--- design/flow/run.sh ---
#!/bin/bash
# the make line also repeats each setting of config.mk as NAME=value (left out here)
make -C /OpenROAD-flow-scripts/flow DESIGN_CONFIG=/design/flow/config.mk WORK_HOME=/design/flow/orfs CLKGATE_MAP_FILE= finish
--- design/flow/config.mk ---
export PLATFORM = sky130hd
export DESIGN_NAME = Cordic
export DESIGN_NICKNAME = Cordic
export VERILOG_FILES = /design/flow/design.v
export SDC_FILE = /design/flow/constraint.sdc
export NUM_CORES = 4
export LEC_CHECK = 0
export CAP_MARGIN = 5
export CORE_MARGIN = 2
export CORE_UTILIZATION = 72
export CTS_CLUSTER_DIAMETER = 359
export HOLD_SLACK_MARGIN = 0.29
export PLACE_DENSITY = 0.66
export SETUP_SLACK_MARGIN = -0.28
export SLEW_MARGIN = 20
--- design/flow/constraint.sdc ---
create_clock -name core_clock -period 3.27 [get_ports {clk}]
set_input_delay 0.6540 -clock core_clock [delete_from_list [all_inputs] [get_ports {clk}]]
set_output_delay 0.6540 -clock core_clock [all_outputs]
set_load 0.01 [all_outputs]
--- design/flow/design.v ---
`timescale 1ns / 100ps
module Cordic(clk,rst,phase_step,xin,yin,xout,yout);
parameter IN_WIDTH	= 16; 
parameter EXTRA_BITS	= 6; 
localparam WI			= IN_WIDTH;
localparam WXY			= IN_WIDTH+EXTRA_BITS; 
localparam STG			= WXY; 
input clk;
input rst; 
input signed  [31:0]    phase_step; 
input signed  [WI-1:0]  xin,yin;
output signed [WXY-1:0] xout,yout;
wire signed [31:0] atan_table [0:31];
                 assign atan_table[00] = 32'b0010_0000_0000_0000_0000_0000_0000_0000;
						assign atan_table[01] = 32'b0001_0010_1110_0100_0000_0101_0001_1110;
						assign atan_table[02] = 32'b0000_1001_1111_1011_0011_1000_0101_1011;
						assign atan_table[03] = 32'b0000_0101_0001_0001_0001_0001_1101_0100;
						assign atan_table[04] = 32'b0000_0010_1000_1011_0000_1101_0100_0011;
						assign atan_table[05] = 32'b0000_0001_0100_0101_1101_0111_1110_0001;
						assign atan_table[06] = 32'b0000_0000_1010_0010_1111_0110_0001_1110;
						assign atan_table[07] = 32'b0000_0000_0101_0001_0111_1100_0101_0101;
						assign atan_table[08] = 32'b0000_0000_0010_1000_1011_1110_0101_0011;
						assign atan_table[09] = 32'b0000_0000_0001_0100_0101_1111_0010_1111;
						assign atan_table[10] = 32'b0000_0000_0000_1010_0010_1111_1001_1000;
						assign atan_table[11] = 32'b0000_0000_0000_0101_0001_0111_1100_1100;
						assign atan_table[12] = 32'b0000_0000_0000_0010_1000_1011_1110_0110;
						assign atan_table[13] = 32'b0000_0000_0000_0001_0100_0101_1111_0011;
						assign atan_table[14] = 32'b0000_0000_0000_0000_1010_0010_1111_1010;
						assign atan_table[15] = 32'b0000_0000_0000_0000_0101_0001_0111_1101;
						assign atan_table[16] = 32'b0000_0000_0000_0000_0010_1000_1011_1110;
						assign atan_table[17] = 32'b0000_0000_0000_0000_0001_0100_0101_1111;
						assign atan_table[18] = 32'b0000_0000_0000_0000_0000_1010_0011_0000;
						assign atan_table[19] = 32'b0000_0000_0000_0000_0000_0101_0001_1000;
						assign atan_table[20] = 32'b0000_0000_0000_0000_0000_0010_1000_1100;
						assign atan_table[21] = 32'b0000_0000_0000_0000_0000_0001_0100_0110;
						assign atan_table[22] = 32'b0000_0000_0000_0000_0000_0000_1010_0011;
						assign atan_table[23] = 32'b0000_0000_0000_0000_0000_0000_0101_0001;
						assign atan_table[24] = 32'b0000_0000_0000_0000_0000_0000_0010_1001;
						assign atan_table[25] = 32'b0000_0000_0000_0000_0000_0000_0001_0100;
						assign atan_table[26] = 32'b0000_0000_0000_0000_0000_0000_0000_1010;
						assign atan_table[27] = 32'b0000_0000_0000_0000_0000_0000_0000_0101;
						assign atan_table[28] = 32'b0000_0000_0000_0000_0000_0000_0000_0011;
						assign atan_table[29] = 32'b0000_0000_0000_0000_0000_0000_0000_0010;
						assign atan_table[30] = 32'b0000_0000_0000_0000_0000_0000_0000_0001;
						assign atan_table[31] = 32'b0000_0000_0000_0000_0000_0000_0000_0000;
reg signed [WXY-1:0] X [0:STG-1];
reg signed [WXY-1:0] Y [0:STG-1];
reg signed [31:0]    Z [0:STG-1]; 
reg [31:0] phase_acc;
wire [1:0]  quadrant = phase_acc [31:30]; 
wire signed [WI-1:0] nxin,nyin;
assign nxin = -xin;
assign nyin = -yin;
always @(posedge clk)
	begin
		case(quadrant)
			2'b00,2'b11: 
				begin  
					X[0] <= {xin[WI-1],xin}<<{EXTRA_BITS-1};
					Y[0] <= {yin[WI-1],yin}<<{EXTRA_BITS-1};
					Z[0] <= phase_acc ;
				end
			2'b01:
				begin
					X[0] <= {nyin[WI-1],nyin}<<{EXTRA_BITS-1};
					Y[0] <= {xin[WI-1],xin}<<{EXTRA_BITS-1};
					Z[0] <= {2'b00,phase_acc[29:0]}; 
				end
			2'b10:
				begin
					X[0] <= {yin[WI-1],yin}<<{EXTRA_BITS-1};
					Y[0] <= {nxin[WI-1],nxin}<<{EXTRA_BITS-1};
					Z[0] <= {2'b11,phase_acc[29:0]};
				end
			default:;
		endcase
		if(rst) phase_acc<=32'd0; else phase_acc<=phase_acc+phase_step;
	end
genvar i;
generate
	for(i=0;i<(STG-1);i=i+1)
	begin:ITERATION
	wire z_sign;
	wire signed [WXY-1:0] x_shr,y_shr;
	assign x_shr=X[i]>>>i;
	assign y_shr=Y[i]>>>i;
	assign z_sign=Z[i][31];
	always @ (posedge clk)
			begin
				X[i+1] <= z_sign?(X[i]+y_shr):(X[i]-y_shr);
				Y[i+1] <= z_sign?(Y[i]-x_shr):(Y[i]+x_shr);
				Z[i+1] <= z_sign?(Z[i]+atan_table[i]):(Z[i]-atan_table[i]);
				end
	end
endgenerate
assign xout	=	X[STG-1];
assign yout	=	Y[STG-1];
endmodule
==> impl_metrics.py, run 1 <==
# Synthesis and PnR figures
metrics = {
    "status": {
        "status": "finished with violations",
        "failed_checks": "negative setup slack",
    },
    "synth": {
        "synth.distinct_cells": 96,
        "synth_cells": 12600,
        "synth.most_common_cell": "dfxtp_1",
        "async_reset_ff_share_pct": 0,
        "ys_sh_aoi_pct": 22.0,
        "yosysSeqAreaShare_pct": 29.0,
        "yosys_warnings": 4,
        "synth_top_cell_by_area": "dfxtp_1",
        "synth_nets": 14300,
        "avgSynthCellArea_um2": 8.76,
        "yosysCellCount": 12600,
        "ys_ff": 1598,
        "ys_sh_xor_pct": 13.1,
        "ff_type": "dfxtp_1",
        "ys_sh_adder_pct": 19.2,
        "edf_count": 0,
        "mux_share_pct": 1.07,
        "yosys.area.top_type_share_pct": 29.0,
        "logic_family": "AND-OR/OR-AND gates",
        "synthTopCellsByArea": "dfxtp_1, ha_1, xnor2_1",
        "top_cells_by_count": "dfxtp_1, ha_1, a21oi_1",
        "ys_sh_simple_pct": 12.8,
        "ys_area_mm2": 0.110,
        "synth_area_mm2": 0.110,
    },
    "clock_tree": {
        "cts_tree": "yes",
        "clk_latency_ns": 0.85,
        "cts_buffer_depth": 3,
        "clk_pin_slew_ns": 0.07,
        "numClockSinks": 1598,
        "cts_hold_buf": 0,
        "cts_made_buffers": 168,
        "cts-root-buf": "clkbuf_16",
        "htreeDepth": 4,
    },
    "final_timing": {
        "fin_crit_ns": 3.81,
        "period_used_pct": 117,
        "maxSlewViolCount": 0,
        "worstMarginPinSlew_ns": 0.845,
        "setup_viol": 372,
        "timing.fmax_mhz": 262,
        "relSlewSlack_pct": 43.3,
        "hold_viol": 0,
        "fin_ws_ns": -0.542,
        "rsz0062_at_grt": "yes",
        "finClkSkew_ns": 0.0431,
    },
    "floorplan": {
        "io_pins": 110,
        "fp_util_pct": 72.5,
        "core_area_mm2": 0.152,
        "die_h_um": 395,
        "rows": 143,
        "dieWidth_um": 395,
        "die_area_mm2": 0.156,
    },
    "critical_path": {
        "r2r-end": "X[2][17]",
        "path_cells": "inv_2 > ha_1 > mux2_4 > ha_4 > fa_2 > a21o_1 > a21oi_2 > o21bai_1 > a21oi_2 > o21bai_1 > a41o_1 > o41ai_4 > buf_4 > buf_4 > xnor2_1",
        "crit_path_max_fanout": 3,
        "critical_path_depth": 15,
        "end_kind": "flip-flop",
        "critPathTopFamily": "AND-OR/OR-AND gates",
        "crit-reg2reg-launch": "X[1][5]",
        "arrival_ns": 4.49,
        "crit_end": "X[2][17]",
        "start_kind": "flip-flop",
        "critPathKind": "reg2reg",
        "slowest_delay_ns": 0.41,
        "required_ns": 3.94,
        "reg2reg_slack_ns": -0.54,
        "rr_worst_depth": 15,
        "cp.buffers_inverters": 3,
        "crit_start": "X[1][5]",
        "slowest_stage": "fa_2",
    },
    "global_route": {
        "overflow": 0,
        "grtUsageTotal_pct": 39.9,
        "first_global_vias": 105000,
        "grt_antenna_before_repair": 13,
        "grt_start_max_net_pins": 52,
        "grt_pass1_wl_um": 522000,
    },
    "job": {
        "maxCapViolations": 0,
        "tool_warnings": 129,
    },
    "min_path": {
        "hp-class": "reg2reg",
        "hold_depth": 0,
        "worstHoldStart": "Z[0][19]",
        "hold_end": "Z[1][19]",
    },
    "place": {
        "place.gp.congestion": 1.01,
        "io_buffers": 109,
        "placed_cell_area_mm2": 0.125,
        "hpwlAfterDp_um": 238000,
    },
    "route": {
        "ant_nets": 0,
        "num_vias": 109000,
        "drt-pass1-iter-count": 23,
        "routedWlPerCell_um": 21.9,
        "avgViaCountPerCell": 6.57,
        "drt-total-wl_um": 363000,
        "initialDrtViolationCount": 11900,
        "drc": 0,
    },
    "finish": {
        "fillerInstances": 7196,
        "fin_util_pct": 89.0,
        "syn2layout_area_growth_pct": 22.7,
        "layout.nets": 16100,
        "final_area_mm2": 0.135,
    },
}
## through the flow
| stage | worst slack [ns] | std cells | setup TNS, ns | hold slack (ns) |
|---|---|---|---|---|
| after floorplan | -0.364 | 12600 | -20.07 | 0.310 |
| after global placement | -0.582 | 16100 | -24.58 | 0.310 |
| after detailed placement | -0.690 | 16100 | -49.33 | 0.312 |
| after CTS | -0.377 | 16500 | -42.84 | 0.325 |
| after global routing | -0.830 | 16500 | -111.89 | 0.325 |
| final | -0.542 | 16500 | -62.46 | 0.318 |
## final cells by class
class,instances,area [um^2],share of cell area (%)
Multi-Input combinational cell,10200,78100,57.8
Sequential cell,1598,32100,23.7
Timing Repair Buffer,1810,14100,10.4
Clock buffer,226,4770,3.53
Tap cell,2030,2540,1.88
Inverter,647,2450,1.82
Clock inverter,77,1080,0.801
Antenna cell,2,5.00,0.00370
## metal layers
metal | vias up | GRT usage, % | wire [um]
met3 | 2501 | 5.86 | 28800
met2 | 6726 | 70.9 | 171000
li1 | 48900 | - | -
met4 | 18 | 24.5 | 32000
met5 | - | 0 | 138
met1 | 50700 | 44.9 | 131000
## what timing repair did
action                                  in CTS  in global routing
endpoints found under the setup margin      93                250
buffers inserted                            38                 97
gates cloned                                 0                  1
pin swaps                                   67                249
resized                                    139                547
==> run 2: changes to the inputs <==
- ABC_AREA: default -> 1
- CAP_MARGIN: 5 -> 20
- CORE_ASPECT_RATIO: default -> 1.45
- CORE_MARGIN: 2 -> 3
- CORE_UTILIZATION: 72 -> 30
- CTS_CLUSTER_DIAMETER: 359 -> default
- GPL_TIMING_DRIVEN: default -> 0
- HOLD_SLACK_MARGIN: 0.29 -> default
- PLACE_DENSITY: 0.66 -> default
- SETUP_SLACK_MARGIN: -0.28 -> default
- clock period: 3.27 -> 5.0 ns (I/O delays scaled with it)
==> impl_metrics.py, run 2 <==
# Synthesis and PnR figures
metrics = {
    "clock_tree": {
        "cts_tree": "yes",
        "cts_hold_buf": 0,
        "cts_made_buffers": 186,
        "htreeDepth": 4,
        "clk_latency_ns": 0.90,
        "cts_resized": 0,
        "clk_pin_slew_ns": 0.06,
        "numClockSinks": 1598,
        "cts-root-buf": "clkbuf_16",
        "post_cts_buffers": 0,
        "cts_buffer_depth": 4,
    },
    "final_timing": {
        "timing.fmax_mhz": 237,
        "hold_viol": 0,
        "fin_crit_ns": 4.22,
        "period_used_pct": 84.5,
        "fin_setup_tns_ns": 0,
        "worstMarginPinSlew_ns": 1.12,
        "maxSlewViolCount": 0,
        "setup_viol": 0,
        "rsz0062_at_grt": "no",
        "relSlewSlack_pct": 24.9,
        "finClkSkew_ns": 0.0792,
    },
    "synth": {
        "ys_sh_simple_pct": 31.8,
        "ys_sh_aoi_pct": 13.2,
        "yosys.area.top_type_share_pct": 23.6,
        "yosys_warnings": 4,
        "top_cells_by_count": "nand2_1, inv_1, nor2_1",
        "ys_ff": 1598,
        "synth.distinct_cells": 62,
        "edf_count": 0,
        "logic_family": "simple AND/OR/NAND/NOR gates",
        "ys_area_mm2": 0.135,
        "ys_sh_xor_pct": 7.40,
        "synth_nets": 22700,
        "mux_share_pct": 0.00740,
        "yosysCellCount": 21000,
        "ys_sh_adder_pct": 15.6,
        "synth_area_mm2": 0.135,
        "async_reset_ff_share_pct": 0,
        "yosysSeqAreaShare_pct": 23.6,
        "synth_top_cell_by_area": "dfxtp_1",
        "synth.most_common_cell": "nand2_1",
        "avgSynthCellArea_um2": 6.45,
        "synthTopCellsByArea": "dfxtp_1, nand2_1, ha_1",
        "ff_type": "dfxtp_1",
        "synth_cells": 21000,
    },
    "global_route": {
        "grt_pass1_wl_um": 707000,
        "grt_start_max_net_pins": 32,
        "grtUsageTotal_pct": 19.1,
        "grt_antenna_before_repair": 1,
        "overflow": 0,
        "first_global_vias": 135000,
    },
    "route": {
        "drt-total-wl_um": 459000,
        "initialDrtViolationCount": 6919,
        "num_vias": 135000,
        "drc": 0,
        "ant_nets": 0,
        "avgViaCountPerCell": 4.93,
        "drt-pass1-iter-count": 9,
        "routedWlPerCell_um": 16.7,
    },
    "status": {
        "status": "no timing/DRC/antenna violations",
    },
    "floorplan": {
        "die_h_um": 815,
        "io_pins": 110,
        "fp_util_pct": 30.2,
        "dieWidth_um": 564,
        "rows": 296,
        "die_area_mm2": 0.459,
        "core_area_mm2": 0.449,
    },
    "job": {
        "tool_warnings": 124,
        "maxCapViolations": 0,
    },
    "critical_path": {
        "crit_end": "Y[6][21]",
        "arrival_ns": 4.94,
        "path_cells": "inv_1 > buf_2 > buf_2 > o21ai_0 > ha_1 > a21oi_1 > nand2_1 > a21oi_1 > nand2_1 > nor2_1 > inv_1 > nand2_1 > nand2_1",
        "r2r-end": "Y[6][21]",
        "critical_path_depth": 13,
        "crit_path_max_fanout": 27,
        "rr_worst_depth": 13,
        "required_ns": 5.72,
        "cpMostUsedCell": "nand2_1",
        "slowest_delay_ns": 0.85,
        "critPathKind": "reg2reg",
        "slowest_stage": "dfxtp_1",
        "critPathTopFamily": "AND-OR/OR-AND gates",
        "cp.buffers_inverters": 4,
        "start_kind": "flip-flop",
        "crit-reg2reg-launch": "Z[5][31]",
        "reg2reg_slack_ns": 0.78,
        "end_kind": "flip-flop",
        "crit_start": "Z[5][31]",
    },
    "place": {
        "hpwlAfterDp_um": 391000,
        "placed_cells": 27000,
        "placed_cell_area_mm2": 0.144,
        "place.gp.congestion": 0.998,
        "io_buffers": 109,
    },
    "finish": {
        "final_area_mm2": 0.150,
        "syn2layout_area_growth_pct": 11.2,
        "fin_util_pct": 33.5,
        "fillerInstances": 49400,
        "fin_cells": 27400,
        "layout.nets": 23000,
    },
    "min_path": {
        "hold_end": "Z[11][0]",
        "hp-class": "reg2reg",
        "worstHoldStart": "Z[10][0]",
        "hold_depth": 0,
    },
}
==> run 2: through the flow <==
step | worst slack (ns) | hold slack, ns
floorplan | 1.81 | 0.310
global placement | -0.482 | 0.310
detailed placement | 0.838 | 0.312
CTS | 0.794 | 0.322
global route | 0.694 | 0.331
finish | 0.776 | 0.321
==> run 2: area by class of cell <==
cell class / instances / area (um^2) / share of cell area, %
Inverter: 2865 / 10800 / 7.15
Buffer: 94 / 492 / 0.327
Sequential cell: 1598 / 32000 / 21.3
Antenna cell: 6 / 15.0 / 0.00998
Clock buffer: 231 / 5140 / 3.41
Multi-Input combinational cell: 16400 / 92100 / 61.2
Timing Repair Buffer: 116 / 1220 / 0.812
Tap cell: 5960 / 7460 / 4.96
Clock inverter: 109 / 1300 / 0.864
==> run 2: per-layer routing <==
metal | global-route usage, % | share of wire, % | vias up
li1 | - | - | 69200
met1 | 16.2 | 33 | 61000
met2 | 39.7 | 55 | 3310
met3 | 1.74 | 2.8 | 1576
met4 | 14.7 | 8.9 | 0
met5 | 0 | 0 | -
==> run 3: changes to the inputs <==
- ABC_AREA: 1 -> default
- CAP_MARGIN: 20 -> 10
- CELL_PAD_IN_SITES_GLOBAL_PLACEMENT: default -> 0
- CORE_ASPECT_RATIO: 1.45 -> default
- CORE_MARGIN: 3 -> 2
- CORE_UTILIZATION: 30 -> 72
- CTS_CLUSTER_DIAMETER: default -> 377
- GPL_TIMING_DRIVEN: 0 -> default
- MIN_ROUTING_LAYER: default -> met1
- SETUP_SLACK_MARGIN: default -> 0.67
- SLEW_MARGIN: 20 -> 40
- TNS_END_PERCENT: default -> 90
- clock period: 5.0 -> 2.38 ns (I/O delays scaled with it)
==> impl_metrics.py, run 3 <==
# Metrics from the implementation run
metrics = {
    "synth": {
        "avgSynthCellArea_um2": 8.76,
        "ys_sh_xor_pct": 13.1,
        "ys_sh_aoi_pct": 22.0,
        "synth_nets": 14300,
        "yosys.area.top_type_share_pct": 29.0,
        "synth_top_cell_by_area": "dfxtp_1",
        "synth.most_common_cell": "dfxtp_1",
        "yosys_warnings": 4,
        "ys_area_mm2": 0.110,
        "synth_cells": 12600,
        "ys_sh_simple_pct": 12.8,
        "top_cells_by_count": "dfxtp_1, ha_1, a21oi_1",
        "logic_family": "AND-OR/OR-AND gates",
        "synth_area_mm2": 0.110,
        "ff_type": "dfxtp_1",
        "synth.distinct_cells": 96,
        "async_reset_ff_share_pct": 0,
        "ys_ff": 1598,
        "ys_sh_adder_pct": 19.2,
        "edf_count": 0,
        "mux_share_pct": 1.07,
        "synthTopCellsByArea": "dfxtp_1, ha_1, xnor2_1",
        "yosysSeqAreaShare_pct": 29.0,
        "yosysCellCount": 12600,
    },
    "floorplan": {
        "core_area_mm2": 0.152,
        "die_area_mm2": 0.156,
        "dieWidth_um": 395,
        "die_h_um": 395,
        "fp_util_pct": 72.5,
        "io_pins": 110,
        "rows": 143,
    },
    "place": {
        "io_buffers": 109,
        "hpwlAfterDp_um": 396000,
        "place.gp.congestion": 1.04,
        "placed_cell_area_mm2": 0.148,
    },
    "status": {
        "status": "aborted with a tool error",
        "failed_stage": "clock tree synthesis (4_1_cts)",
        "stop_error": "[ERROR DPL-0038] Utilization greater than 100%, impossible to legalize",
    },
}
-- run 3: metrics by stage --
| step | cells | utilization (%) | hold WS, ns | worst slack (ns) |
|---|---|---|---|---|
| detailed placement | 18500 | 97.7 | 0.312 | -1.67 |
| global placement | 18500 | 97.7 | 0.310 | -1.20 |
| floorplan | 12600 | - | 0.310 | -1.03 |
==> run 4: changes to the inputs <==
- ABC_AREA: default -> 1
- CAP_MARGIN: 10 -> 0
- CELL_PAD_IN_SITES_GLOBAL_PLACEMENT: 0 -> default
- CORE_UTILIZATION: 72 -> 71
- CTS_CLUSTER_DIAMETER: 377 -> 188
- CTS_CLUSTER_SIZE: default -> 73
- MIN_ROUTING_LAYER: met1 -> default
- PLACE_DENSITY_LB_ADDON: default -> 0.27
- SETUP_SLACK_MARGIN: 0.67 -> -0.18
- SLEW_MARGIN: 40 -> 20
- TNS_END_PERCENT: 90 -> default
- clock period: 2.38 -> 2.53 ns (I/O delays scaled with it)
==> impl_metrics.py, run 4 <==
# Metrics from the implementation run
metrics = {
    "synth": {
        "synthTopCellsByArea": "dfxtp_1, nand2_1, ha_1",
        "avgSynthCellArea_um2": 6.45,
        "ys_area_mm2": 0.135,
        "yosysSeqAreaShare_pct": 23.6,
        "ys_ff": 1598,
        "synth_area_mm2": 0.135,
        "yosysCellCount": 21000,
        "mux_share_pct": 0.00740,
        "synth_top_cell_by_area": "dfxtp_1",
        "yosys.area.top_type_share_pct": 23.6,
        "ff_type": "dfxtp_1",
        "logic_family": "simple AND/OR/NAND/NOR gates",
        "ys_sh_simple_pct": 31.8,
        "ys_sh_xor_pct": 7.40,
        "top_cells_by_count": "nand2_1, inv_1, nor2_1",
        "synth_nets": 22700,
        "async_reset_ff_share_pct": 0,
        "edf_count": 0,
        "synth.most_common_cell": "nand2_1",
        "ys_sh_adder_pct": 15.6,
        "yosys_warnings": 4,
        "synth_cells": 21000,
        "synth.distinct_cells": 62,
        "ys_sh_aoi_pct": 13.2,
    },
    "floorplan": {
        "fp_util_pct": 71.3,
        "core_area_mm2": 0.190,
        "rows": 160,
        "dieWidth_um": 441,
        "io_pins": 110,
        "die_area_mm2": 0.194,
        "die_h_um": 441,
    },
    "place": {
        "place.gp.congestion": 1.08,
        "io_buffers": 109,
        "pre_cts_ws_ns": -0.414,
        "hpwlAfterDp_um": 338000,
    },
    "status": {
        "status": "aborted with a tool error",
        "failed_stage": "global routing (5_1_grt)",
    },
    "clock_tree": {
        "htreeDepth": 1,
        "cts-root-buf": "clkbuf_16",
        "cts_buffer_depth": 3,
        "cts_made_buffers": 28,
        "numClockSinks": 1598,
    },
}
-- run 4: what timing repair did --
action | CTS
gates resized | 144
pin swaps | 37
endpoints found under the setup margin | 114
gates cloned | 0
setup buffers | 23
hold buffers | 0
-- run 4: through the flow --
| stage | std cells | hold WS, ns | instance area, um^2 |
|---|---|---|---|
| 3_5_place_dp | 25000 | 0.312 | 151000 |
| 3_3_place_gp | 25000 | 0.310 | 151000 |
| 4_1_cts | 25100 | 0.235 | 153000 |
| 2_1_floorplan | 21000 | 0.310 | 135000 |
==> run 5: changes to the inputs <==
- PLACE_DENSITY: default -> 0.35
- PLACE_DENSITY_LB_ADDON: 0.27 -> default
- SETUP_SLACK_MARGIN: -0.18 -> default
- clock period: 2.53 -> 2.57 ns (I/O delays scaled with it)
==> impl_metrics.py, run 5 <==
# Metrics from the implementation run
metrics = {
    "synth": {
        "ys_sh_simple_pct": 31.8,
        "yosysCellCount": 21000,
        "ys_sh_adder_pct": 15.6,
        "yosys_warnings": 4,
        "synth_cells": 21000,
        "synth.distinct_cells": 62,
        "ys_sh_aoi_pct": 13.2,
        "yosysSeqAreaShare_pct": 23.6,
        "synth.most_common_cell": "nand2_1",
        "synth_area_mm2": 0.135,
        "logic_family": "simple AND/OR/NAND/NOR gates",
        "ys_ff": 1598,
        "async_reset_ff_share_pct": 0,
        "ys_area_mm2": 0.135,
        "ys_sh_xor_pct": 7.40,
        "synthTopCellsByArea": "dfxtp_1, nand2_1, ha_1",
        "mux_share_pct": 0.00740,
        "edf_count": 0,
        "top_cells_by_count": "nand2_1, inv_1, nor2_1",
        "synth_nets": 22700,
        "yosys.area.top_type_share_pct": 23.6,
        "avgSynthCellArea_um2": 6.45,
        "synth_top_cell_by_area": "dfxtp_1",
        "ff_type": "dfxtp_1",
    },
    "status": {
        "failed_stage": "global routing (5_1_grt)",
        "stop_error": "[ERROR GRT-0232] Routing congestion too high. Check the congestion heatmap in the GUI.",
        "status": "aborted with a tool error",
    },
    "floorplan": {
        "fp_util_pct": 71.3,
        "dieWidth_um": 441,
        "die_h_um": 441,
        "rows": 160,
        "io_pins": 110,
        "die_area_mm2": 0.194,
        "core_area_mm2": 0.190,
    },
    "clock_tree": {
        "htreeDepth": 1,
        "cts_buffer_depth": 3,
        "cts-root-buf": "clkbuf_16",
        "cts_hold_buf": 0,
        "numClockSinks": 1598,
        "cts_made_buffers": 30,
    },
    "place": {
        "hpwlAfterDp_um": 339000,
        "pre_cts_ws_ns": -0.280,
        "io_buffers": 109,
        "place.gp.congestion": 1.08,
        "placed_cell_area_mm2": 0.149,
    },
    "global_route": {
        "grtUsageTotal_pct": 71.5,
        "overflow": 429,
    },
}
## run 5: per-layer routing
metal | track usage (%) | GRT overflow
met5 | 37.1 | 6
met4 | 66.1 | 163
met3 | 55.3 | 23
met2 | 89.4 | 225
met1 | 71.8 | 12
## run 5: through the flow
stage / std cells / hold slack, ns
global placement: 24800 / 0.310
floorplan: 21000 / 0.310
CTS: 24900 / 0.221
detailed placement: 24800 / 0.312
## run 5: what timing repair did
item / CTS
resized: 742
gates cloned: 0
pin swaps: 284
setup endpoints to repair: 296
buffers inserted: 83
==> run 6: changes to the inputs <==
- ABC_AREA: 1 -> default
- CAP_MARGIN: 0 -> 20
- CORE_UTILIZATION: 71 -> 72
- CTS_CLUSTER_DIAMETER: 188 -> default
- CTS_CLUSTER_SIZE: 73 -> 15
- PLACE_DENSITY: 0.35 -> default
- PLACE_DENSITY_LB_ADDON: default -> 0.01
- SETUP_SLACK_MARGIN: default -> -0.33
- clock period: 2.57 -> 3.56 ns (I/O delays scaled with it)
==> impl_metrics.py, run 6 <==
# Synthesis and PnR figures
metrics = {
    "status": {
        "status": "finished with violations",
        "failed_checks": "negative setup slack",
    },
    "place": {
        "hpwlAfterDp_um": 222000,
        "placed_cells": 15200,
        "place.gp.congestion": 0.995,
        "io_buffers": 109,
    },
    "synth": {
        "synth.distinct_cells": 96,
        "synth.most_common_cell": "dfxtp_1",
        "synth_area_mm2": 0.110,
        "yosys_warnings": 4,
        "async_reset_ff_share_pct": 0,
        "ys_ff": 1598,
        "synth_cells": 12600,
        "yosys.area.top_type_share_pct": 29.0,
        "yosysSeqAreaShare_pct": 29.0,
        "top_cells_by_count": "dfxtp_1, ha_1, a21oi_1",
        "ys_area_mm2": 0.110,
        "yosysCellCount": 12600,
        "synth_nets": 14300,
        "ff_type": "dfxtp_1",
        "avgSynthCellArea_um2": 8.76,
        "logic_family": "AND-OR/OR-AND gates",
        "mux_share_pct": 1.07,
        "synth_top_cell_by_area": "dfxtp_1",
        "ys_sh_aoi_pct": 22.0,
        "ys_sh_xor_pct": 13.1,
        "synthTopCellsByArea": "dfxtp_1, ha_1, xnor2_1",
        "ys_sh_simple_pct": 12.8,
        "edf_count": 0,
        "ys_sh_adder_pct": 19.2,
    },
    "final_timing": {
        "fin_crit_ns": 3.80,
        "finClkSkew_ns": 0.0314,
        "setup_viol": 96,
        "worstMarginPinSlew_ns": 0.769,
        "timing.fmax_mhz": 263,
        "fin_ws_ns": -0.240,
        "period_used_pct": 107,
        "maxSlewViolCount": 0,
        "relSlewSlack_pct": 48.2,
        "hold_viol": 0,
    },
    "critical_path": {
        "critPathKind": "reg2reg",
        "slowest_stage": "or4_4",
        "critPathTopFamily": "AND-OR/OR-AND gates",
        "r2r-end": "X[7][20]",
        "crit_start": "Y[6][7]",
        "cp.buffers_inverters": 1,
        "slowest_delay_ns": 0.45,
        "start_kind": "flip-flop",
        "path_cells": "inv_1 > ha_1 > nand3b_1 > or4_4 > and2_1 > xor2_1 > ha_1 > a21o_1 > o41ai_2 > a21oi_1 > a31o_1 > a21o_1 > a21oi_1 > o2111ai_1 > a31o_2 > a21oi_1 > xnor2_1",
        "required_ns": 4.29,
        "crit_end": "X[7][20]",
        "cpMostUsedCell": "a21oi_1",
        "crit_path_max_fanout": 3,
        "critical_path_depth": 17,
        "end_kind": "flip-flop",
        "reg2reg_slack_ns": -0.24,
        "crit-reg2reg-launch": "Y[6][7]",
        "rr_worst_depth": 17,
        "arrival_ns": 4.53,
    },
    "min_path": {
        "hold_end": "Z[4][1]",
        "hold_depth": 0,
        "hp-class": "reg2reg",
        "worstHoldStart": "Z[3][1]",
    },
    "clock_tree": {
        "cts_tree": "yes",
        "cts_buffer_depth": 3,
        "cts_hold_buf": 0,
        "clk_pin_slew_ns": 0.06,
        "numClockSinks": 1598,
        "clk_latency_ns": 0.82,
        "htreeDepth": 4,
        "cts-root-buf": "clkbuf_16",
        "cts_made_buffers": 168,
    },
    "route": {
        "drc": 0,
        "avgViaCountPerCell": 6.20,
        "drt-pass1-iter-count": 8,
        "met1_length_um": 118000,
        "num_vias": 96000,
        "drt-total-wl_um": 290000,
        "ant_nets": 0,
        "top_layer_used": "met5",
        "initialDrtViolationCount": 7073,
        "wl_met2_um": 141000,
        "met3_length_um": 14900,
        "routedWlPerCell_um": 18.7,
    },
    "floorplan": {
        "die_area_mm2": 0.156,
        "io_pins": 110,
        "core_area_mm2": 0.152,
        "dieWidth_um": 395,
        "die_h_um": 395,
        "fp_util_pct": 72.5,
        "rows": 143,
    },
    "global_route": {
        "grt_pass1_wl_um": 470000,
        "grt_start_max_net_pins": 52,
        "grtUsageTotal_pct": 35.7,
        "grt_antenna_before_repair": 3,
        "first_global_vias": 95300,
        "overflow": 0,
    },
    "job": {
        "tool_warnings": 124,
        "maxCapViolations": 0,
    },
    "finish": {
        "syn2layout_area_growth_pct": 13.1,
        "fin_cells": 15500,
        "layout.nets": 15000,
    },
}
==> run 6: area by class of cell <==
cell class | count | area [um^2]
antenna | 1 | 2.50
clock buffer | 230 | 4830
clock inverter | 79 | 1150
fill | 9538 | 27400
inverter | 647 | 2430
multi-input combinational | 10200 | 75500
sequential | 1598 | 32000
tap | 2030 | 2540
timing repair buffer | 748 | 6090
==> run 6: stage by stage <==
step                area, um^2  util, %  hold slack [ns]  setup TNS, ns  worst slack [ns]
detailed placement      118000     77.7            0.312          -7.27            -0.342
floorplan               110000        -            0.310          -8.22            -0.323
global route            125000     82.0            0.308         -43.04            -0.383
global placement        118000     77.7            0.310          -2.73            -0.232
CTS                     124000     81.7            0.304         -10.33            -0.308
finish                  125000     82.0            0.299          -7.40            -0.240
==> run 6: timing repair <==
item                       in CTS  in global routing
setup buffers                   0                  5
gates resized                   4                 78
setup endpoints to repair       4                 68
pin swaps                       0                 12
==> run 6: layer usage <==
layer / GRT usage [%] / vias up
met4: 18.1 / 4
met5: 0 / -
met3: 4.67 / 929
li1: - / 46700
met1: 41.7 / 45300
met2: 63.9 / 3188
==> run 7: changes to the inputs <==
- CORE_UTILIZATION: 72 -> 40
- CTS_CLUSTER_SIZE: 15 -> default
- PLACE_DENSITY_LB_ADDON: 0.01 -> default
- SETUP_SLACK_MARGIN: -0.33 -> 1.06
- clock period: 3.56 -> 4.28 ns (I/O delays scaled with it)
==> impl_metrics.py, run 7 <==
# Synthesis and PnR figures
metrics = {
    "finish": {
        "syn2layout_area_growth_pct": 26.0,
        "fin_cells": 17400,
        "layout.nets": 15400,
    },
    "synth": {
        "top_cells_by_count": "dfxtp_1, ha_1, a21oi_1",
        "synth_top_cell_by_area": "dfxtp_1",
        "synth_cells": 12600,
        "yosys.area.top_type_share_pct": 29.0,
        "synth.distinct_cells": 96,
        "avgSynthCellArea_um2": 8.76,
        "synth.most_common_cell": "dfxtp_1",
        "yosysCellCount": 12600,
        "logic_family": "AND-OR/OR-AND gates",
        "synthTopCellsByArea": "dfxtp_1, ha_1, xnor2_1",
        "async_reset_ff_share_pct": 0,
        "synth_nets": 14300,
        "edf_count": 0,
        "synth_area_mm2": 0.110,
        "ff_type": "dfxtp_1",
        "yosys_warnings": 4,
        "ys_sh_adder_pct": 19.2,
        "mux_share_pct": 1.07,
        "ys_area_mm2": 0.110,
        "ys_sh_simple_pct": 12.8,
        "ys_ff": 1598,
        "ys_sh_aoi_pct": 22.0,
        "ys_sh_xor_pct": 13.1,
        "yosysSeqAreaShare_pct": 29.0,
    },
    "final_timing": {
        "holdWs_ns": 0.280,
        "fin_ws_ns": 0.714,
        "period_used_pct": 83.3,
        "timing.fmax_mhz": 280,
        "hold_viol": 0,
        "finClkSkew_ns": 0.116,
        "rsz0062_at_grt": "yes",
        "maxSlewViolCount": 0,
        "worstMarginPinSlew_ns": 0.810,
        "relSlewSlack_pct": 45.9,
        "setup_viol": 0,
        "fin_crit_ns": 3.57,
        "fin_setup_tns_ns": 0,
    },
    "place": {
        "place.gp.congestion": 0.884,
        "hpwlAfterDp_um": 200000,
        "pre_cts_ws_ns": 0.378,
        "placed_cells": 16200,
        "io_buffers": 109,
    },
    "status": {
        "status": "no timing/DRC/antenna violations",
    },
    "global_route": {
        "grt_pass1_wl_um": 432000,
        "overflow": 0,
        "grt_start_max_net_pins": 53,
        "first_global_vias": 87200,
        "grtUsageTotal_pct": 18.3,
        "grt_antenna_before_repair": 7,
    },
    "route": {
        "drt-pass1-iter-count": 6,
        "avgViaCountPerCell": 5.25,
        "num_vias": 91400,
        "drc": 0,
        "ant_nets": 0,
        "drt-total-wl_um": 274000,
        "initialDrtViolationCount": 4227,
        "routedWlPerCell_um": 15.8,
    },
    "clock_tree": {
        "clk_pin_slew_ns": 0.06,
        "cts_made_buffers": 191,
        "cts_buffer_depth": 4,
        "cts-root-buf": "clkbuf_16",
        "clk_latency_ns": 0.90,
        "numClockSinks": 1598,
        "cts_hold_buf": 0,
        "cts_tree": "yes",
        "htreeDepth": 4,
    },
    "min_path": {
        "hold_depth": 0,
        "worstHoldStart": "Z[6][0]",
        "hp-class": "reg2reg",
        "hold_end": "Z[7][0]",
    },
    "critical_path": {
        "crit_path_max_fanout": 4,
        "crit_start": "X[3][3]",
        "r2r-end": "Y[4][20]",
        "arrival_ns": 4.26,
        "path_cells": "inv_4 > ha_4 > nand2b_4 > or4_4 > nor3b_4 > a21oi_2 > xnor2_1 > ha_1 > a21o_1 > a21o_1 > nor3_1 > o211ai_1 > a31oi_1 > nor2b_1 > o21a_1 > o41a_1 > xor2_1",
        "rr_worst_depth": 17,
        "reg2reg_slack_ns": 0.71,
        "slowest_stage": "or4_4",
        "crit-reg2reg-launch": "X[3][3]",
        "end_kind": "flip-flop",
        "required_ns": 4.98,
        "cp.buffers_inverters": 1,
        "slowest_delay_ns": 0.46,
        "critPathKind": "reg2reg",
        "critPathTopFamily": "AND-OR/OR-AND gates",
        "critical_path_depth": 17,
        "crit_end": "Y[4][20]",
        "start_kind": "flip-flop",
        "cpMostUsedCell": "a21o_1",
    },
    "job": {
        "maxCapViolations": 0,
        "tool_warnings": 127,
    },
    "floorplan": {
        "rows": 192,
        "dieWidth_um": 529,
        "die_h_um": 529,
        "core_area_mm2": 0.274,
        "fp_util_pct": 40.2,
        "die_area_mm2": 0.280,
        "io_pins": 110,
    },
}
run 7: final cells by class:
type	instances	area, um^2
multi-input combinational	10200	83600
tap	3589	4490
timing repair buffer	1063	9270
sequential	1598	32400
clock inverter	83	976
antenna	7	17.5
fill	25200	135000
inverter	647	2560
clock buffer	255	5440
run 7: through the flow:
| stage | cell area, um^2 | utilization (%) |
|---|---|---|
| CTS | 131000 | 47.9 |
| finish | 139000 | 50.7 |
| detailed placement | 117000 | 42.8 |
| floorplan | 112000 | - |
| global route | 139000 | 50.7 |
| global placement | 117000 | 42.8 |
run 7: repair_timing:
action / 4_1_cts / 5_1_grt
pin swaps: 482 / 785
endpoints found under the setup margin: 457 / 374
cloned: 5 / 4
setup buffers: 444 / 378
gates resized: 880 / 1077
run 7: metal layers:
layer | global-route usage, % | up-vias | share of wire, % | routed length (um)
li1 | - | 47400 | - | -
met1 | 22.0 | 42200 | 44 | 120000
met2 | 33.5 | 1382 | 50 | 137000
met3 | 2.12 | 466 | 3.2 | 8740
met4 | 6.04 | 0 | 3.4 | 9410
met5 | 0 | - | 0 | 0
==> run 8: changes to the inputs <==
- ABC_AREA: default -> 1
- CAP_MARGIN: 20 -> 15
- CORE_UTILIZATION: 40 -> 72
- CTS_CLUSTER_DIAMETER: default -> 395
- CTS_CLUSTER_SIZE: default -> 33
- SETUP_SLACK_MARGIN: 1.06 -> default
- TNS_END_PERCENT: default -> 80
- clock period: 4.28 -> 2.58 ns (I/O delays scaled with it)
==> impl_metrics.py, run 8 <==
# Metrics from the implementation run
metrics = {
    "synth": {
        "mux_share_pct": 0.00740,
        "logic_family": "simple AND/OR/NAND/NOR gates",
        "ff_type": "dfxtp_1",
        "ys_ff": 1598,
        "ys_sh_simple_pct": 31.8,
        "yosys.area.top_type_share_pct": 23.6,
        "async_reset_ff_share_pct": 0,
        "yosysSeqAreaShare_pct": 23.6,
        "ys_sh_xor_pct": 7.40,
        "synth_nets": 22700,
        "synth_area_mm2": 0.135,
        "yosysCellCount": 21000,
        "synth_top_cell_by_area": "dfxtp_1",
        "ys_sh_adder_pct": 15.6,
        "top_cells_by_count": "nand2_1, inv_1, nor2_1",
        "synthTopCellsByArea": "dfxtp_1, nand2_1, ha_1",
        "edf_count": 0,
        "synth_cells": 21000,
        "avgSynthCellArea_um2": 6.45,
        "synth.distinct_cells": 62,
        "synth.most_common_cell": "nand2_1",
        "ys_area_mm2": 0.135,
        "ys_sh_aoi_pct": 13.2,
        "yosys_warnings": 4,
    },
    "clock_tree": {
        "cts_buffer_depth": 3,
        "cts_hold_buf": 0,
        "cts_made_buffers": 54,
        "cts-root-buf": "clkbuf_16",
        "numClockSinks": 1598,
        "htreeDepth": 2,
    },
    "floorplan": {
        "fp_util_pct": 72.3,
        "io_pins": 110,
        "rows": 159,
        "die_area_mm2": 0.191,
        "die_h_um": 438,
        "core_area_mm2": 0.187,
        "dieWidth_um": 438,
    },
    "place": {
        "place.gp.congestion": 1.10,
        "pre_cts_ws_ns": -0.231,
        "hpwlAfterDp_um": 338000,
        "io_buffers": 109,
        "placed_cell_area_mm2": 0.148,
    },
    "status": {
        "stop_error": "[ERROR GRT-0232] Routing congestion too high. Check the congestion heatmap in the GUI.",
        "failed_stage": "global routing (5_1_grt)",
        "status": "aborted with a tool error",
    },
    "global_route": {
        "grtUsageTotal_pct": 66.0,
        "overflow": 31,
    },
}
[run 8: per-layer routing]
metal / global-route usage (%) / overflow
met1: 66.7 / 0
met2: 86.7 / 5
met3: 46.2 / 13
met4: 60.4 / 11
met5: 28.3 / 2
[run 8: through the flow]
step,cells,hold slack [ns]
floorplan,21000,0.310
global placement,24700,0.310
detailed placement,24700,0.312
CTS,24800,0.282
[run 8: what timing repair did]
item,in CTS
pin swaps,179
setup buffers,46
gates cloned,2
gates resized,527
endpoints found under the setup margin,297
==> run 9: changes to the inputs <==
- ABC_AREA: 1 -> default
- CAP_MARGIN: 15 -> 10
- CELL_PAD_IN_SITES_GLOBAL_PLACEMENT: default -> 0
- CTS_CLUSTER_DIAMETER: 395 -> 377
- CTS_CLUSTER_SIZE: 33 -> default
- MIN_ROUTING_LAYER: default -> met1
- SETUP_SLACK_MARGIN: default -> -0.32
- SLEW_MARGIN: 20 -> 10
- TNS_END_PERCENT: 80 -> 90
- clock period: 2.58 -> 3.28 ns (I/O delays scaled with it)
==> impl_metrics.py, run 9 <==
# Synthesis and PnR figures
metrics = {
    "status": {
        "status": "finished with violations",
        "failed_checks": "negative setup slack",
    },
    "floorplan": {
        "io_pins": 110,
        "core_area_mm2": 0.152,
        "rows": 143,
        "dieWidth_um": 395,
        "die_area_mm2": 0.156,
        "die_h_um": 395,
        "fp_util_pct": 72.5,
    },
    "final_timing": {
        "finClkSkew_ns": 0.0362,
        "setup_viol": 344,
        "timing.fmax_mhz": 257,
        "hold_viol": 0,
        "fin_ws_ns": -0.610,
        "fin_setup_tns_ns": -56.02,
        "relSlewSlack_pct": 19.8,
        "maxSlewViolCount": 0,
        "fin_crit_ns": 3.89,
        "period_used_pct": 119,
        "worstMarginPinSlew_ns": 1.19,
        "rsz0062_at_grt": "yes",
    },
    "clock_tree": {
        "numClockSinks": 1598,
        "cts_made_buffers": 169,
        "cts_hold_buf": 0,
        "htreeDepth": 4,
        "clk_latency_ns": 0.84,
        "cts-root-buf": "clkbuf_16",
        "cts_tree": "yes",
        "clk_pin_slew_ns": 0.07,
        "cts_buffer_depth": 3,
    },
    "synth": {
        "ys_area_mm2": 0.110,
        "mux_share_pct": 1.07,
        "yosysSeqAreaShare_pct": 29.0,
        "synth_area_mm2": 0.110,
        "ys_ff": 1598,
        "ff_type": "dfxtp_1",
        "yosys_warnings": 4,
        "synth.most_common_cell": "dfxtp_1",
        "ys_sh_adder_pct": 19.2,
        "synth_top_cell_by_area": "dfxtp_1",
        "ys_sh_aoi_pct": 22.0,
        "yosys.area.top_type_share_pct": 29.0,
        "async_reset_ff_share_pct": 0,
        "synth_cells": 12600,
        "avgSynthCellArea_um2": 8.76,
        "top_cells_by_count": "dfxtp_1, ha_1, a21oi_1",
        "yosysCellCount": 12600,
        "logic_family": "AND-OR/OR-AND gates",
        "edf_count": 0,
        "ys_sh_xor_pct": 13.1,
        "synthTopCellsByArea": "dfxtp_1, ha_1, xnor2_1",
        "synth_nets": 14300,
        "ys_sh_simple_pct": 12.8,
        "synth.distinct_cells": 96,
    },
    "finish": {
        "area.combinational_mm2": 0.0774,
        "layout.nets": 16000,
        "syn2layout_area_growth_pct": 21.7,
        "fillerInstances": 7548,
        "fin_cells": 16500,
        "regArea_mm2": 0.0321,
    },
    "global_route": {
        "overflow": 0,
        "grtUsageTotal_pct": 39.8,
        "grt_pass1_wl_um": 520000,
        "grt_start_max_net_pins": 52,
        "first_global_vias": 105000,
        "grt_antenna_before_repair": 7,
    },
    "critical_path": {
        "arrival_ns": 4.64,
        "rr_worst_depth": 16,
        "r2r-end": "Y[19][21]",
        "crit_end": "Y[19][21]",
        "reg2reg_slack_ns": -0.61,
        "critPathTopFamily": "AND-OR/OR-AND gates",
        "slowest_stage": "dfxtp_1",
        "required_ns": 4.03,
        "start_kind": "flip-flop",
        "crit-reg2reg-launch": "X[18][21]",
        "cp.buffers_inverters": 1,
        "critPathKind": "reg2reg",
        "crit_start": "X[18][21]",
        "path_cells": "nor2_1 > nand2_1 > ha_1 > mux2i_1 > buf_4 > ha_1 > a21o_1 > a21o_1 > a21oi_1 > o21ba_2 > nor2_1 > a21oi_1 > o31ai_1 > o21a_1 > nor2_2 > xnor2_1",
        "slowest_delay_ns": 0.46,
        "crit_path_max_fanout": 6,
        "end_kind": "flip-flop",
        "critical_path_depth": 16,
    },
    "place": {
        "io_buffers": 109,
        "hpwlAfterDp_um": 237000,
        "place.gp.congestion": 0.971,
        "placed_cells": 16100,
    },
    "route": {
        "num_vias": 106000,
        "ant_nets": 0,
        "drc": 0,
        "initialDrtViolationCount": 10300,
        "routedWlPerCell_um": 20.9,
        "drt-total-wl_um": 345000,
        "avgViaCountPerCell": 6.44,
        "drt-pass1-iter-count": 10,
    },
    "job": {
        "tool_warnings": 129,
        "maxCapViolations": 0,
    },
    "min_path": {
        "hold_depth": 0,
        "hold_end": "Z[1][23]",
        "worstHoldStart": "Z[0][23]",
        "hp-class": "reg2reg",
    },
}
-- run 9: area by class of cell --
class / instances / share of cell area [%]
Multi-Input combinational cell: 10200 / 57.8
Sequential cell: 1598 / 23.9
Clock inverter: 82 / 0.793
Timing Repair Buffer: 1745 / 10.2
Tap cell: 2030 / 1.90
Clock buffer: 230 / 3.62
Inverter: 647 / 1.83
Antenna cell: 1 / 0.00187
-- run 9: timing repair --
item | CTS | global route
setup buffers | 16 | 58
resized | 111 | 423
pin swaps | 49 | 203
endpoints found under the setup margin | 51 | 242
-- run 9: metal layers --
| layer | track usage [%] | share of wire [%] |
|---|---|---|
| met5 | 0 | 0.020 |
| met4 | 24.8 | 7.9 |
| met3 | 6.02 | 7.1 |
| met2 | 71.5 | 48 |
| met1 | 43.9 | 37 |
-- run 9: through the flow --
step                instance area [um^2]  utilization, %  hold WS [ns]  setup slack (ns)
floorplan                         110000               -         0.310            -0.354
global placement                  125000            82.5         0.310            -0.631
detailed placement                125000            82.5         0.312            -0.615
CTS                               132000            86.8         0.323            -0.329
global route                      134000            88.2         0.323            -0.670
finish                            134000            88.2         0.323            -0.610
==> run 10: changes to the inputs <==
- CAP_MARGIN: 10 -> 35
- CELL_PAD_IN_SITES_GLOBAL_PLACEMENT: 0 -> default
- CORE_ASPECT_RATIO: default -> 0.5
- CTS_CLUSTER_DIAMETER: 377 -> 396
- CTS_CLUSTER_SIZE: default -> 10
- HOLD_SLACK_MARGIN: default -> 0.29
- MIN_ROUTING_LAYER: met1 -> default
- SETUP_SLACK_MARGIN: -0.32 -> 1.41
- SLEW_MARGIN: 10 -> 20
- TNS_END_PERCENT: 90 -> default
- clock period: 3.28 -> 4.8 ns (I/O delays scaled with it)
==> impl_metrics.py, run 10 <==
# Synthesis and PnR figures
metrics = {
    "status": {
        "status": "no timing/DRC/antenna violations",
    },
    "clock_tree": {
        "htreeDepth": 4,
        "cts_tree": "yes",
        "cts-root-buf": "clkbuf_16",
        "clk_pin_slew_ns": 0.06,
        "clk_latency_ns": 0.84,
        "cts_buffer_depth": 4,
        "numClockSinks": 1598,
        "cts_made_buffers": 185,
    },
    "route": {
        "ant_nets": 0,
        "routedWlPerCell_um": 19.3,
        "avgViaCountPerCell": 6.31,
        "wl_met2_um": 149000,
        "initialDrtViolationCount": 6892,
        "met1_length_um": 112000,
        "num_vias": 97300,
        "drt-pass1-iter-count": 9,
        "drt-total-wl_um": 297000,
        "top_layer_used": "met5",
        "drc": 0,
        "met3_length_um": 16100,
    },
    "synth": {
        "synth.distinct_cells": 96,
        "ys_sh_adder_pct": 19.2,
        "ff_type": "dfxtp_1",
        "yosysCellCount": 12600,
        "yosysSeqAreaShare_pct": 29.0,
        "yosys.area.top_type_share_pct": 29.0,
        "synth_top_cell_by_area": "dfxtp_1",
        "ys_sh_simple_pct": 12.8,
        "avgSynthCellArea_um2": 8.76,
        "synth_nets": 14300,
        "top_cells_by_count": "dfxtp_1, ha_1, a21oi_1",
        "synth_area_mm2": 0.110,
        "logic_family": "AND-OR/OR-AND gates",
        "synth.most_common_cell": "dfxtp_1",
        "ys_area_mm2": 0.110,
        "synth_cells": 12600,
        "mux_share_pct": 1.07,
        "ys_ff": 1598,
        "yosys_warnings": 4,
        "synthTopCellsByArea": "dfxtp_1, ha_1, xnor2_1",
        "async_reset_ff_share_pct": 0,
        "ys_sh_xor_pct": 13.1,
        "edf_count": 0,
        "ys_sh_aoi_pct": 22.0,
    },
    "global_route": {
        "grtUsageTotal_pct": 32.0,
        "grt_pass1_wl_um": 423000,
        "first_global_vias": 90200,
        "grt_antenna_before_repair": 10,
        "grt_start_max_net_pins": 53,
        "overflow": 0,
    },
    "critical_path": {
        "crit-reg2reg-launch": "Y[6][6]",
        "crit_path_max_fanout": 3,
        "rr_worst_depth": 17,
        "reg2reg_slack_ns": 1.04,
        "crit_start": "Y[6][6]",
        "path_cells": "inv_4 > ha_4 > nand3b_1 > or4_4 > and2_4 > xor2_2 > ha_1 > a21o_1 > o41ai_2 > a21oi_1 > a31o_1 > a21o_1 > a21oi_2 > o2111ai_2 > a31o_2 > a21oi_2 > xnor2_1",
        "start_kind": "flip-flop",
        "arrival_ns": 4.50,
        "required_ns": 5.54,
        "cp.buffers_inverters": 1,
        "crit_end": "X[7][20]",
        "slowest_delay_ns": 0.46,
        "end_kind": "flip-flop",
        "slowest_stage": "or4_4",
        "critPathKind": "reg2reg",
        "critPathTopFamily": "AND-OR/OR-AND gates",
        "critical_path_depth": 17,
        "r2r-end": "X[7][20]",
    },
    "finish": {
        "layout.nets": 15100,
        "fin_util_pct": 86.0,
        "syn2layout_area_growth_pct": 18.5,
        "regArea_mm2": 0.0324,
        "fin_cells": 15400,
        "fillerInstances": 8386,
        "final_area_mm2": 0.131,
        "area.combinational_mm2": 0.0818,
    },
    "final_timing": {
        "fin_setup_tns_ns": 0,
        "finClkSkew_ns": 0.0495,
        "worstMarginPinSlew_ns": 0.817,
        "timing.fmax_mhz": 266,
        "maxSlewViolCount": 0,
        "relSlewSlack_pct": 45.2,
        "hold_viol": 0,
        "rsz0062_at_grt": "yes",
        "setup_viol": 0,
        "fin_crit_ns": 3.76,
        "period_used_pct": 78.3,
    },
    "min_path": {
        "hold_depth": 0,
        "worstHoldStart": "Z[18][3]",
        "hold_end": "Z[19][3]",
        "hp-class": "reg2reg",
    },
    "place": {
        "place.gp.congestion": 0.951,
        "placed_cell_area_mm2": 0.114,
        "io_buffers": 109,
        "placed_cells": 14600,
        "hpwlAfterDp_um": 190000,
    },
    "floorplan": {
        "die_h_um": 281,
        "die_area_mm2": 0.156,
        "core_area_mm2": 0.152,
        "io_pins": 110,
        "dieWidth_um": 557,
        "rows": 101,
        "fp_util_pct": 72.6,
    },
    "job": {
        "maxCapViolations": 0,
        "tool_warnings": 129,
    },
}
-- run 10: cell type report --
type	instances	area share (%)
antenna	6	0.0115
clock buffer	197	3.65
clock inverter	4	0.0441
inverter	647	1.95
multi-input combinational	10200	62.6
sequential	1598	24.8
tap	2060	1.97
timing repair buffer	741	4.91
timing repair inverter	5	0.0211
-- run 10: through the flow --
stage | setup WS [ns] | hold slack (ns)
3_3_place_gp | 0.689 | 0.311
3_5_place_dp | 0.658 | 0.312
6_report | 1.04 | 0.321
5_1_grt | 0.935 | 0.328
2_1_floorplan | 1.21 | 0.310
4_1_cts | 1.17 | 0.324
-- run 10: timing repair --
item | 4_1_cts | 5_1_grt
setup endpoints to repair | 395 | 343
setup buffers | 253 | 308
pin swaps | 306 | 576
cloned | 7 | 5
hold buffers | 0 | 0
resized | 683 | 919
-- run 10: metal layers --
metal	global-route usage (%)	up-vias
met4	17.8	8
met5	0	-
met3	4.06	1432
met1	34.2	45300
met2	60.7	3941
li1	-	46600
==> run 11: changes to the inputs <==
- ABC_AREA: default -> 1
- CAP_MARGIN: 35 -> 20
- CORE_ASPECT_RATIO: 0.5 -> default
- CTS_CLUSTER_DIAMETER: 396 -> 188
- CTS_CLUSTER_SIZE: 10 -> 73
- HOLD_SLACK_MARGIN: 0.29 -> default
- PLACE_DENSITY_LB_ADDON: default -> 0.27
- SETUP_SLACK_MARGIN: 1.41 -> 0.42
- clock period: 4.8 -> 2.58 ns (I/O delays scaled with it)
==> impl_metrics.py, run 11 <==
# Metrics from the implementation run
metrics = {
    "floorplan": {
        "die_area_mm2": 0.191,
        "die_h_um": 438,
        "fp_util_pct": 72.3,
        "rows": 159,
        "core_area_mm2": 0.187,
        "dieWidth_um": 438,
        "io_pins": 110,
    },
    "clock_tree": {
        "htreeDepth": 1,
        "numClockSinks": 1598,
        "cts_made_buffers": 29,
        "cts_buffer_depth": 3,
        "cts-root-buf": "clkbuf_16",
    },
    "place": {
        "pre_cts_ws_ns": -0.266,
        "io_buffers": 109,
        "hpwlAfterDp_um": 337000,
        "place.gp.congestion": 1.10,
    },
    "synth": {
        "edf_count": 0,
        "ys_sh_simple_pct": 31.8,
        "ff_type": "dfxtp_1",
        "mux_share_pct": 0.00740,
        "top_cells_by_count": "nand2_1, inv_1, nor2_1",
        "ys_sh_adder_pct": 15.6,
        "ys_area_mm2": 0.135,
        "synth.distinct_cells": 62,
        "synth_cells": 21000,
        "ys_sh_aoi_pct": 13.2,
        "yosysSeqAreaShare_pct": 23.6,
        "yosys_warnings": 4,
        "yosysCellCount": 21000,
        "logic_family": "simple AND/OR/NAND/NOR gates",
        "async_reset_ff_share_pct": 0,
        "synth_top_cell_by_area": "dfxtp_1",
        "ys_ff": 1598,
        "ys_sh_xor_pct": 7.40,
        "synth_nets": 22700,
        "synth.most_common_cell": "nand2_1",
        "yosys.area.top_type_share_pct": 23.6,
        "synthTopCellsByArea": "dfxtp_1, nand2_1, ha_1",
        "synth_area_mm2": 0.135,
        "avgSynthCellArea_um2": 6.45,
    },
    "status": {
        "status": "aborted with a tool error",
        "failed_stage": "global routing (5_1_grt)",
        "stop_error": "[ERROR GRT-0232] Routing congestion too high. Check the congestion heatmap in the GUI.",
    },
    "global_route": {
        "grtUsageTotal_pct": 78.6,
        "overflow": 2183,
    },
}
run 11: through the flow:
step	std cells	instance area (um^2)
2_1_floorplan	21000	137000
3_3_place_gp	24400	148000
3_5_place_dp	24400	148000
4_1_cts	24700	159000
run 11: what timing repair did:
item,in CTS
hold buffers,0
cloned,4
setup buffers,255
setup endpoints to repair,1075
gates resized,1885
pin swaps,765
run 11: metal layers:
layer,GRT usage [%],GRT overflow
met5,52.6,20
met4,74.4,510
met1,77.0,266
met3,66.2,228
met2,94.3,1159
==> run 12: changes to the inputs <==
- ABC_AREA: 1 -> default
- CORE_ASPECT_RATIO: default -> 1.58
- CORE_MARGIN: 2 -> 6
- CORE_UTILIZATION: 72 -> 38
- CTS_CLUSTER_DIAMETER: 188 -> 261
- CTS_CLUSTER_SIZE: 73 -> default
- GPL_ROUTABILITY_DRIVEN: default -> 0
- MIN_ROUTING_LAYER: default -> met2
- PLACE_DENSITY_LB_ADDON: 0.27 -> 0.02
- SETUP_SLACK_MARGIN: 0.42 -> 1.6
- TNS_END_PERCENT: default -> 85
- clock period: 2.58 -> 6.11 ns (I/O delays scaled with it)
==> impl_metrics.py, run 12 <==
# Synthesis and PnR figures
metrics = {
    "critical_path": {
        "crit_end": "X[13][20]",
        "critical_path_depth": 17,
        "crit_path_max_fanout": 6,
        "rr_worst_depth": 17,
        "r2r-end": "X[13][20]",
        "start_kind": "flip-flop",
        "path_cells": "inv_1 > ha_1 > nand2b_1 > or4_1 > nor4_2 > nor3_1 > a21o_1 > ha_1 > and3_1 > nand3_1 > nor3_2 > o21ai_1 > a21oi_1 > nor4_1 > o41ai_1 > a21oi_1 > xnor2_1",
        "arrival_ns": 5.27,
        "critPathKind": "reg2reg",
        "cp.buffers_inverters": 1,
        "reg2reg_slack_ns": 1.64,
        "crit_start": "Y[12][12]",
        "slowest_delay_ns": 0.84,
        "crit-reg2reg-launch": "Y[12][12]",
        "slowest_stage": "nor3_1",
        "required_ns": 6.91,
        "end_kind": "flip-flop",
        "critPathTopFamily": "simple AND/OR/NAND/NOR gates",
    },
    "global_route": {
        "grt_antenna_before_repair": 4,
        "grt_start_max_net_pins": 56,
        "grtUsageTotal_pct": 32.3,
        "first_global_vias": 133000,
        "overflow": 0,
        "grt_pass1_wl_um": 512000,
    },
    "place": {
        "placed_cells": 16300,
        "io_buffers": 109,
        "hpwlAfterDp_um": 267000,
        "placed_cell_area_mm2": 0.116,
    },
    "synth": {
        "yosysSeqAreaShare_pct": 29.0,
        "synth.distinct_cells": 96,
        "avgSynthCellArea_um2": 8.76,
        "ff_type": "dfxtp_1",
        "synth_nets": 14300,
        "ys_sh_xor_pct": 13.1,
        "ys_sh_adder_pct": 19.2,
        "async_reset_ff_share_pct": 0,
        "logic_family": "AND-OR/OR-AND gates",
        "ys_sh_simple_pct": 12.8,
        "edf_count": 0,
        "synth.most_common_cell": "dfxtp_1",
        "top_cells_by_count": "dfxtp_1, ha_1, a21oi_1",
        "yosys.area.top_type_share_pct": 29.0,
        "ys_sh_aoi_pct": 22.0,
        "mux_share_pct": 1.07,
        "ys_area_mm2": 0.110,
        "synth_cells": 12600,
        "ys_ff": 1598,
        "synth_top_cell_by_area": "dfxtp_1",
        "synth_area_mm2": 0.110,
        "yosys_warnings": 4,
        "synthTopCellsByArea": "dfxtp_1, ha_1, xnor2_1",
        "yosysCellCount": 12600,
    },
    "clock_tree": {
        "clk_latency_ns": 0.90,
        "numClockSinks": 1598,
        "cts-root-buf": "clkbuf_16",
        "clk_pin_slew_ns": 0.07,
        "cts_tree": "yes",
        "cts_made_buffers": 181,
        "cts_hold_buf": 0,
        "htreeDepth": 4,
        "cts_buffer_depth": 4,
    },
    "final_timing": {
        "period_used_pct": 73.2,
        "timing.fmax_mhz": 224,
        "relSlewSlack_pct": 27.1,
        "finClkSkew_ns": 0.0451,
        "fin_crit_ns": 4.47,
        "rsz0062_at_grt": "yes",
        "setup_viol": 0,
        "fin_setup_tns_ns": 0,
        "worstMarginPinSlew_ns": 1.09,
        "maxSlewViolCount": 0,
        "hold_viol": 0,
    },
    "finish": {
        "final_area_mm2": 0.122,
        "fin_cells": 16700,
        "syn2layout_area_growth_pct": 11.0,
        "fillerInstances": 28500,
        "layout.nets": 14500,
    },
    "route": {
        "routedWlPerCell_um": 20.4,
        "initialDrtViolationCount": 24600,
        "avgViaCountPerCell": 7.72,
        "drt-total-wl_um": 339000,
        "drc": 0,
        "num_vias": 129000,
        "drt-pass1-iter-count": 12,
        "ant_nets": 0,
    },
    "job": {
        "maxCapViolations": 0,
        "tool_warnings": 125,
    },
    "status": {
        "status": "no timing/DRC/antenna violations",
    },
    "min_path": {
        "hold_end": "Z[1][26]",
        "worstHoldStart": "Z[0][26]",
        "hp-class": "reg2reg",
        "hold_depth": 0,
    },
    "floorplan": {
        "fp_util_pct": 38.3,
        "core_area_mm2": 0.287,
        "io_pins": 110,
        "die_h_um": 689,
        "die_area_mm2": 0.303,
        "dieWidth_um": 440,
        "rows": 247,
    },
}
## run 12: metal layers
layer  GRT usage, %  share of wire [%]  vias to the layer above
met4           7.01                 11                       20
li1               -                  -                    45100
met3           31.4                 30                     3876
met5           1.20               0.12                        -
met1              -                  0                    45300
met2           48.3                 59                    34400
## run 12: through the flow
step / hold WS, ns / setup slack [ns] / utilization [%]
global placement: 0.311 / 1.16 / 40.3
CTS: 0.303 / 1.49 / 42.4
detailed placement: 0.312 / 1.23 / 40.3
floorplan: 0.310 / 1.92 / -
global route: 0.317 / 1.56 / 42.5
finish: 0.303 / 1.64 / 42.5
## run 12: area by class of cell
type | count | area [um^2] | area share [%]
repair inverters | 2 | 10.0 | 0.00819
diodes | 35 | 87.6 | 0.0716
flip-flops and latches | 1598 | 32000 | 26.2
repair buffers | 175 | 1640 | 1.34
clock inverters | 88 | 1130 | 0.923
well taps | 3735 | 4670 | 3.82
clock buffers | 230 | 5010 | 4.09
multi-input cells | 10200 | 75300 | 61.6
inverters | 647 | 2450 | 2.00
## run 12: repair_timing
| action | CTS | global route |
|---|---|---|
| buffers inserted | 0 | 5 |
| cloned | 0 | 2 |
| pin swaps | 0 | 0 |
| resized | 1 | 52 |
| endpoints found under the setup margin | 2 | 93 |
